## convolution_stage2
module convolution_stage2 (
          in1,
          in2,
          in3,
          in4,
          in5,
          in6,
          in7,
          in8,
          clk,
          rst,
          start,
          conv_out
  );
Size: ~7200 cells after synthesis, roughly 8 flip-flops, about 810 I/O pins, roughly 0.063 mm2 of cells after synthesis.
export LEC_CHECK = 0
export ABC_AREA = 0
export CAP_MARGIN = 20
export CORE_ASPECT_RATIO = 0.5
export CORE_MARGIN = 4
export CORE_UTILIZATION = 48
export CTS_CLUSTER_DIAMETER = 331
export CTS_CLUSTER_SIZE = 43
export GPL_ROUTABILITY_DRIVEN = 0
export GPL_TIMING_DRIVEN = 1
export HOLD_SLACK_MARGIN = 0.06
export MAX_ROUTING_LAYER = met5
export PLACE_DENSITY = 0.49
export SETUP_SLACK_MARGIN = 0.21
export SLEW_MARGIN = 25
export TNS_END_PERCENT = 15
create_clock -name core_clock -period 10.2 [get_ports {clk}]
run.sh (not shown) runs the stock make flow with config.mk's settings and CLKGATE_MAP_FILE=.
The first run finished but failed the layout checks on negative setup slack.
==> next run, changes <==
ABC_AREA = not set   (was 0)
CORE_ASPECT_RATIO = 0.51   (was 0.5)
CORE_MARGIN = 2   (was 4)
CTS_CLUSTER_DIAMETER = not set   (was 331)
CTS_CLUSTER_SIZE = not set   (was 43)
GPL_ROUTABILITY_DRIVEN = not set   (was 0)
GPL_TIMING_DRIVEN = 0   (was 1)
HOLD_SLACK_MARGIN = not set   (was 0.06)
PLACE_DENSITY = not set   (was 0.49)
SETUP_SLACK_MARGIN = -1.28   (was 0.21)
TNS_END_PERCENT = not set   (was 15)
clock period = 14.0 ns   (was 10.2 ns; I/O delays follow)
The new run finished but failed the layout checks on negative setup slack.
Worst setup slack is better by 1.0 ns.
Cell area falls by 8.5%.
Sequential share of layout area barely changes.
Worst hold slack improves by 0.81 ns.
Utilization decreases by 5.4 points.
==> next run, changes <==
CORE_ASPECT_RATIO = not set   (was 0.51)
CORE_UTILIZATION = 40   (was 48)
GPL_TIMING_DRIVEN = not set   (was 0)
MAX_ROUTING_LAYER = not set   (was met5)
SETUP_SLACK_MARGIN = not set   (was -1.28)
SLEW_MARGIN = 20   (was 25)
Result: Now the flow completed without violations. Utilization decreases by 11 points. Worst hold slack loses 0.071 ns.
==> next run, changes <==
ABC_AREA = 1   (was not set)
CORE_ASPECT_RATIO = 0.5   (was not set)
CORE_UTILIZATION = 67   (was 40)
CTS_CLUSTER_DIAMETER = 248   (was not set)
CTS_CLUSTER_SIZE = 100   (was not set)
TNS_END_PERCENT = 5   (was not set)
Sequential share of layout area is about the same. Clock-buffer cell count does not change. Worst setup slack loses 0.20 ns. Wire length goes down by 13%. Hold slack gains 0.024 ns. Non-clock buffer count goes down by 10. Via count goes up by 21%. Design area goes up by 4.4%. Global-route usage goes up by 9.7 points.

== garnet ==
Starting RTL as in the previous note.
make LEC_CHECK=0 ABC_AREA=1 CAP_MARGIN=20 CORE_MARGIN=2 CORE_UTILIZATION=72 CTS_CLUSTER_DIAMETER=379 CTS_CLUSTER_SIZE=100 SETUP_SLACK_MARGIN=-0.62 SLEW_MARGIN=20 finish   # period 6.47 ns
No final results exist for garnet, since it was stopped by error GRT-0116 during global routing.
> inputs changed (garnet -> fjord)
- clearing CTS_CLUSTER_SIZE, which used to be 100
- clearing ABC_AREA, which used to be 1
- swapping 72 for 24 in CORE_UTILIZATION
- clearing CTS_CLUSTER_DIAMETER, which used to be 379
- clearing SETUP_SLACK_MARGIN, which used to be -0.62
- swapping 6.47 for 13.5 in the clock period (ns, I/O delays scaled along)
Notes after the runs:
Both conditions hold for fjord: the flow ran to the end and the final layout passed the timing, DRC and antenna checks. Of garnet and fjord, the run reporting the higher total nets after synthesis was garnet. Looking at instance area after placement across garnet and fjord, the one that comes out lower is fjord. Taking garnet as the reference, in fjord complex-gate fraction of the synthesized area essentially unchanged, number of standard-cell rows in the floorplan now sits higher, share of synthesized cell area in and, or, nand and nor gates saw a decrease, number of setup buffers added after CTS dropped 19.
Relative to fjord, the following input files were edited for nickel:
- GPL_TIMING_DRIVEN now 0, previously not set
- CORE_UTILIZATION now 45, was 24
- the clock period (ns, I/O delays scaled along) now 14.0, was 13.5
[summary]
- Every stage of nickel finished as expected; the final checks, on the other hand, flagged antenna rules, setup timing, which means the layout fails.
- When nickel is set beside fjord, its instance count after placement with tap cells included turns out to be 16% smaller.
- NOTE: number of cells on the critical path in nickel falls short of that of fjord
- Synthesis-to-layout area growth (lower): nickel
- Sort fjord and nickel by number of filler instances in the final layout, descending, and fjord comes first.
- Flip-flop count: fjord vs nickel, no meaningful difference
- nickel against fjord: share of the clock period used by the worst path now larger; overall global routing resource usage now larger; utilization after layout now larger.
- Worst setup slack before clock tree synthesis on nickel is down relative to fjord.
- fjord leaves more setup margin than nickel.
> inputs changed (nickel -> violet)
- GPL_ROUTABILITY_DRIVEN newly set to 1
- CORE_UTILIZATION changed from 45 to 15
- MAX_ROUTING_LAYER newly set to met4
- HOLD_SLACK_MARGIN newly set to 0.11
- CELL_PAD_IN_SITES_GLOBAL_PLACEMENT newly set to 1
- CTS_CLUSTER_SIZE newly set to 33
- GPL_TIMING_DRIVEN removed (was 0)
- CELL_PAD_IN_SITES_DETAIL_PLACEMENT newly set to 1
- CORE_ASPECT_RATIO newly set to 1.35
==> results <==
- Against nickel, violet reports a largest net degree at the start of global routing that is higher.
- nickel had finished all stages when the layout checks came back failing, citing antenna rules, setup timing.
- Having completed the whole flow, violet delivered a layout that passed the timing, DRC and antenna checks.
- Compared nickel against violet; number of nets produced by synthesis within noise.
- [compare] base=nickel new=violet: non-clock buffer share of cell area went up by 0.24 points, global-route usage went down by 30 points.
- Delta (violet minus nickel): mean routed wirelength per cell dropped about 33%; remaining max-slew budget at the tightest pin climbed 11 points.
- violet ends up with a hold slack that is 160 ps higher than in nickel.
- Critical path depth in cells (violet vs. nickel) increases by a little under 10%
- Looking at transition time at the pin with the least slew margin, violet sits 160 ps lower than nickel does.
- NOTE wire length of the first global-routing pass nickel->violet decreased by a few percent
Setup changes, violet to quartz
- HOLD_SLACK_MARGIN: 0.11 -> unset
- CELL_PAD_IN_SITES_DETAIL_PLACEMENT: 1 -> unset
- CORE_UTILIZATION: 15 -> 48
- SETUP_SLACK_MARGIN: unset -> -1.28
- MAX_ROUTING_LAYER: met4 -> met5
- SLEW_MARGIN: 20 -> 25
- GPL_ROUTABILITY_DRIVEN: 1 -> unset
- CTS_CLUSTER_SIZE: 33 -> unset
- CELL_PAD_IN_SITES_GLOBAL_PLACEMENT: 1 -> unset
- ABC_AREA: unset -> 1
- CORE_ASPECT_RATIO: 1.35 -> 1.96
- GPL_TIMING_DRIVEN: unset -> 0
- CAP_MARGIN: 20 -> 35
## What came out
- Taking quartz over violet, the yosys synthesis chip area ratio works out to 1.06.
- quartz vs violet, layout overhead on the synthesized area went down by 11 points.
- quartz ran in full, but the layout does not pass; the checks complain about setup timing.
- quartz against violet: chip area decreased about 70%.
- The launch point of the worst path comes out in4[92] in one run and start in the other, namely in violet and quartz respectively.
Changes in zinc relative to quartz:
- removing MAX_ROUTING_LAYER (formerly met5)
- changing SETUP_SLACK_MARGIN from -1.28 to -1.33
- setting CTS_CLUSTER_DIAMETER to 342 for the first time
- setting CTS_CLUSTER_SIZE to 100 for the first time
- setting TNS_END_PERCENT to 15 for the first time
- changing CORE_UTILIZATION from 48 to 40
- removing GPL_TIMING_DRIVEN (formerly 0)
- changing CAP_MARGIN from 35 to 20
- changing SLEW_MARGIN from 25 to 20
- changing CORE_ASPECT_RATIO from 1.96 to 0.5
Having completed the whole flow, zinc delivered a layout that passed the timing, DRC and antenna checks. In the flow results for zinc and quartz, the fraction of the cycle the final worst path needs is smaller on zinc. Relative to quartz, the number of fillers in the final layout measured on zinc has increased by more than 10%. Summary: first-pass GRT wire length, zinc better than quartz. Looking at critical-path cell with the highest stage delay, the sky130_fd_sc_hd__fa_2 result is from quartz; the sky130_fd_sc_hd__fa_1 one comes from zinc.

## v35
convolution_stage2 again, from the RTL that the note above started with.
clock: 6.47 ns
lec_check: 0
abc_area: 1
cap_margin: 20
core_aspect_ratio: 1.35
core_margin: 2
core_utilization: 72
cts_cluster_diameter: 379
cts_cluster_size: 100
setup_slack_margin: -0.62
slew_margin: 20
The flow ended early for v35: it failed with a tool error in clock tree synthesis.
The inputs of v10 differ from those of v35 as listed below.
- removing CORE_ASPECT_RATIO (formerly 1.35)
- removing SETUP_SLACK_MARGIN (formerly -0.62)
- removing CTS_CLUSTER_SIZE (formerly 100)
- changing CORE_UTILIZATION from 72 to 40
- removing ABC_AREA (formerly 1)
- removing CTS_CLUSTER_DIAMETER (formerly 379)
- changing the clock period (ns, I/O delays scaled along) from 6.47 to 13.5
Notes after the runs:
- v10 was carried through to the last stage, and its layout satisfied the timing, DRC and antenna checks.
- On simple-gate portion of the synthesized area: between v35 and v10, it ends up higher for v35.
- Relative to v35, the vertical die dimension of v10 is higher by 12%.
- Against v35, v10 reports a starting density of the core that is lower.
- Sort v35 and v10 by Yosys chip area desc -> top: v35
- The instance area after placement in v10 was lower than what v35 gave.
- v10: post-synthesis instance area lower than v35
Relative to v10, the following input files were edited for v18:
- CORE_UTILIZATION: 40 -> 58
- SETUP_SLACK_MARGIN: unset -> 2.6
- the clock period (ns, I/O delays scaled along): 13.5 -> 10.2
==> results <==
Although v18 finished all stages, its layout failed final checks on setup timing. Comparing v18 against v10, there is no change at all in max-slew violation count. Fraction of area in registers essentially unchanged between v18 and v10. Area: v18 vs v10 -> v18 larger. Summary of the comparison: utilization after layout is higher in v18, relative to v10.
--- input diff v18..v47 ---
- setting GPL_TIMING_DRIVEN to 1 for the first time
- setting ABC_AREA to 0 for the first time
- setting TNS_END_PERCENT to 95 for the first time
- setting PLACE_DENSITY to 0.67 for the first time
- changing CORE_UTILIZATION from 58 to 72
- setting MAX_ROUTING_LAYER to met5 for the first time
- setting GPL_ROUTABILITY_DRIVEN to 0 for the first time
- changing SLEW_MARGIN from 20 to 25
- setting CORE_ASPECT_RATIO to 1.43 for the first time
- changing SETUP_SLACK_MARGIN from 2.6 to 2.58
==> comparison <==
- No final results exist for v47, since it was stopped by error GRT-0116 during global routing.
- Compared with v18, in v47 placement row count grew by about 7.5%, port buffer count held steady, count of pins on the block boundary held steady, cell count after placement shrank by about 3.3%, share of the core filled by cells before placement grew by 14 points.
- v18 has a higher worst slack at placement than v47.
- From v18 to v47 the numbers moved as follows: vertical die dimension went up; and-or/or-and share of the synthesized area ~0 delta; overall die area dropped about 20%.

Starting RTL as in the previous note.
Settings: LEC_CHECK=0, ABC_AREA=1, CAP_MARGIN=20, CELL_PAD_IN_SITES_GLOBAL_PLACEMENT=3, CORE_ASPECT_RATIO=1.43, CORE_MARGIN=8, CORE_UTILIZATION=60, GPL_ROUTABILITY_DRIVEN=0, GPL_TIMING_DRIVEN=1, HOLD_SLACK_MARGIN=0.2, MAX_ROUTING_LAYER=met4, MIN_ROUTING_LAYER=met1, PLACE_DENSITY=0.49, SETUP_SLACK_MARGIN=-0.19, SLEW_MARGIN=25, TNS_END_PERCENT=95; clock period 14.5 ns.
The baseline failed in global placement without I/O with GPL-0301.
Then changed:
Settings changed: ABC_AREA 1 to 0, CELL_PAD_IN_SITES_GLOBAL_PLACEMENT 3 to default, CORE_MARGIN 8 to 2, CORE_UTILIZATION 60 to 71, CTS_CLUSTER_SIZE from default to 42, GPL_ROUTABILITY_DRIVEN 0 to 1, HOLD_SLACK_MARGIN 0.2 to default, MIN_ROUTING_LAYER met1 to default, PLACE_DENSITY 0.49 to default, SETUP_SLACK_MARGIN -0.19 to 0.21.
Clock period 14.5 ns to 12.2 ns, I/O delays scaled along.
This time the run aborted during global routing with ODB-0269.
Die size went down by 25%.
Synthesized cell count fell by 24%.
Synthesized area came out lower by 5.6%.
Then changed:
Settings changed: ABC_AREA 0 to default, CORE_ASPECT_RATIO 1.43 to default, CTS_CLUSTER_SIZE 42 to 47, GPL_ROUTABILITY_DRIVEN 1 to default, GPL_TIMING_DRIVEN 1 to default, SETUP_SLACK_MARGIN 0.21 to 0.65, SLEW_MARGIN 25 to 20, TNS_END_PERCENT 95 to default.
Clock period 12.2 ns to 11.9 ns, I/O delays scaled along.
=> The changed run died in global routing; die size is about the same; area after synthesis stays the same; synthesized cell count stays the same.
Then changed:
Settings changed: CORE_UTILIZATION 71 to 65, CTS_CLUSTER_SIZE 47 to default, MAX_ROUTING_LAYER met4 to default, SETUP_SLACK_MARGIN 0.65 to -0.12.
Effect:
- The new run reached the layout checks and failed them: negative setup slack
- die area came out higher by roughly a tenth
- synthesized cell count stays the same
- synthesized area stays the same
Then changed:
Settings changed: CORE_UTILIZATION 65 to 70, CTS_CLUSTER_SIZE from default to 47, MAX_ROUTING_LAYER from default to met4.
The changed run never finished: it broke off in global routing on ODB-0269.
Die size falls by 7.1%.
Area after synthesis is unchanged.
Synthesized cell count stays the same.

Starting RTL as in the previous note.
Settings: LEC_CHECK=0, ABC_AREA=1, CAP_MARGIN=20, CORE_ASPECT_RATIO=1.98, CORE_MARGIN=2, CORE_UTILIZATION=40, CTS_CLUSTER_DIAMETER=342, CTS_CLUSTER_SIZE=100, SLEW_MARGIN=20; clock period 14.0 ns.
The starting point went through all stages and came out clean.
==> next run, changes <==
CORE_ASPECT_RATIO = 0.5   (was 1.98)
CORE_UTILIZATION = 67   (was 40)
TNS_END_PERCENT = 5   (was not set)
What happened: The changed run finished with timing, DRC and antenna clean. Maximum frequency fell by 0.34%. Area after synthesis stays the same. Design area fell by 6.7%. Utilization rose by 29 points. Worst setup slack is worse by 46 ps.

Setup of run 1:
convolution_stage2 again, from the RTL that the note above started with.
clock: 21.5 ns
lec_check: 0
abc_area: 1
cap_margin: 0
cell_pad_in_sites_detail_placement: 0
core_margin: 2
core_utilization: 20
cts_cluster_diameter: 140
cts_cluster_size: 51
gpl_routability_driven: 1
min_routing_layer: met1
place_density: 0.68
slew_margin: 25
Here is what was changed in the inputs of run 2 compared with run 1.
Settings: CORE_UTILIZATION: 20 -> 58; GPL_ROUTABILITY_DRIVEN: 1 -> unset; CTS_CLUSTER_DIAMETER: 140 -> unset; PLACE_DENSITY: 0.68 -> unset; SLEW_MARGIN: 25 -> 20; ABC_AREA: 1 -> unset; CAP_MARGIN: 0 -> 20; MIN_ROUTING_LAYER: met1 -> unset; CELL_PAD_IN_SITES_DETAIL_PLACEMENT: 0 -> unset; CTS_CLUSTER_SIZE: 51 -> unset; the clock period (ns, I/O delays scaled along): 21.5 -> 10.0.
### Flow results
- Complete run, failing final checks: run 2, reason negative setup slack.
- For flip-flop and latch share of the layout cell area, run 2 and run 1 come out practically identical.
- Run 1 → run 2: overall routing resource usage went up 24 points; post-synthesis share of cell area spent on and, or, nand and nor gates moved down; die outline height down 43%.
- Looking at timing startpoint of the critical path, the start result is from run 1; the in7[7] one comes from run 2.
--- input diff run 2..run 3 ---
Settings: a change of CORE_UTILIZATION from 58 to 72; an added ABC_AREA of 1; an added CTS_CLUSTER_DIAMETER of 126; an added PLACE_DENSITY_LB_ADDON of 0.02; a change of the clock period (ns, I/O delays scaled along) from 10.0 to 9.75.
## What came out
- Run 3 | ERROR | global routing (5_1_grt)
- Run 2 → run 3: post-placement cell area up 5900 um2; distinct cell type count after synthesis up 22%; final RePlAce weighted congestion up 0.079.
- Simple logic cell fraction of the synthesized area is higher on run 3
- Against run 2, area of the mapped netlist in run 3 came out worse.
- What run 3 reported for estimated wirelength of the detail-placed design has to be multiplied by 0.79 to get the figure for run 2.
- Run 3 vs. run 2: standard cell core area shrank by about 14%; area of the chip dropped about 14%; total of cells resized after clock tree synthesis went up by 39; area figure in the yosys stat output now larger.
- Floorplan die height down 25 um in run 3 wrt run 2
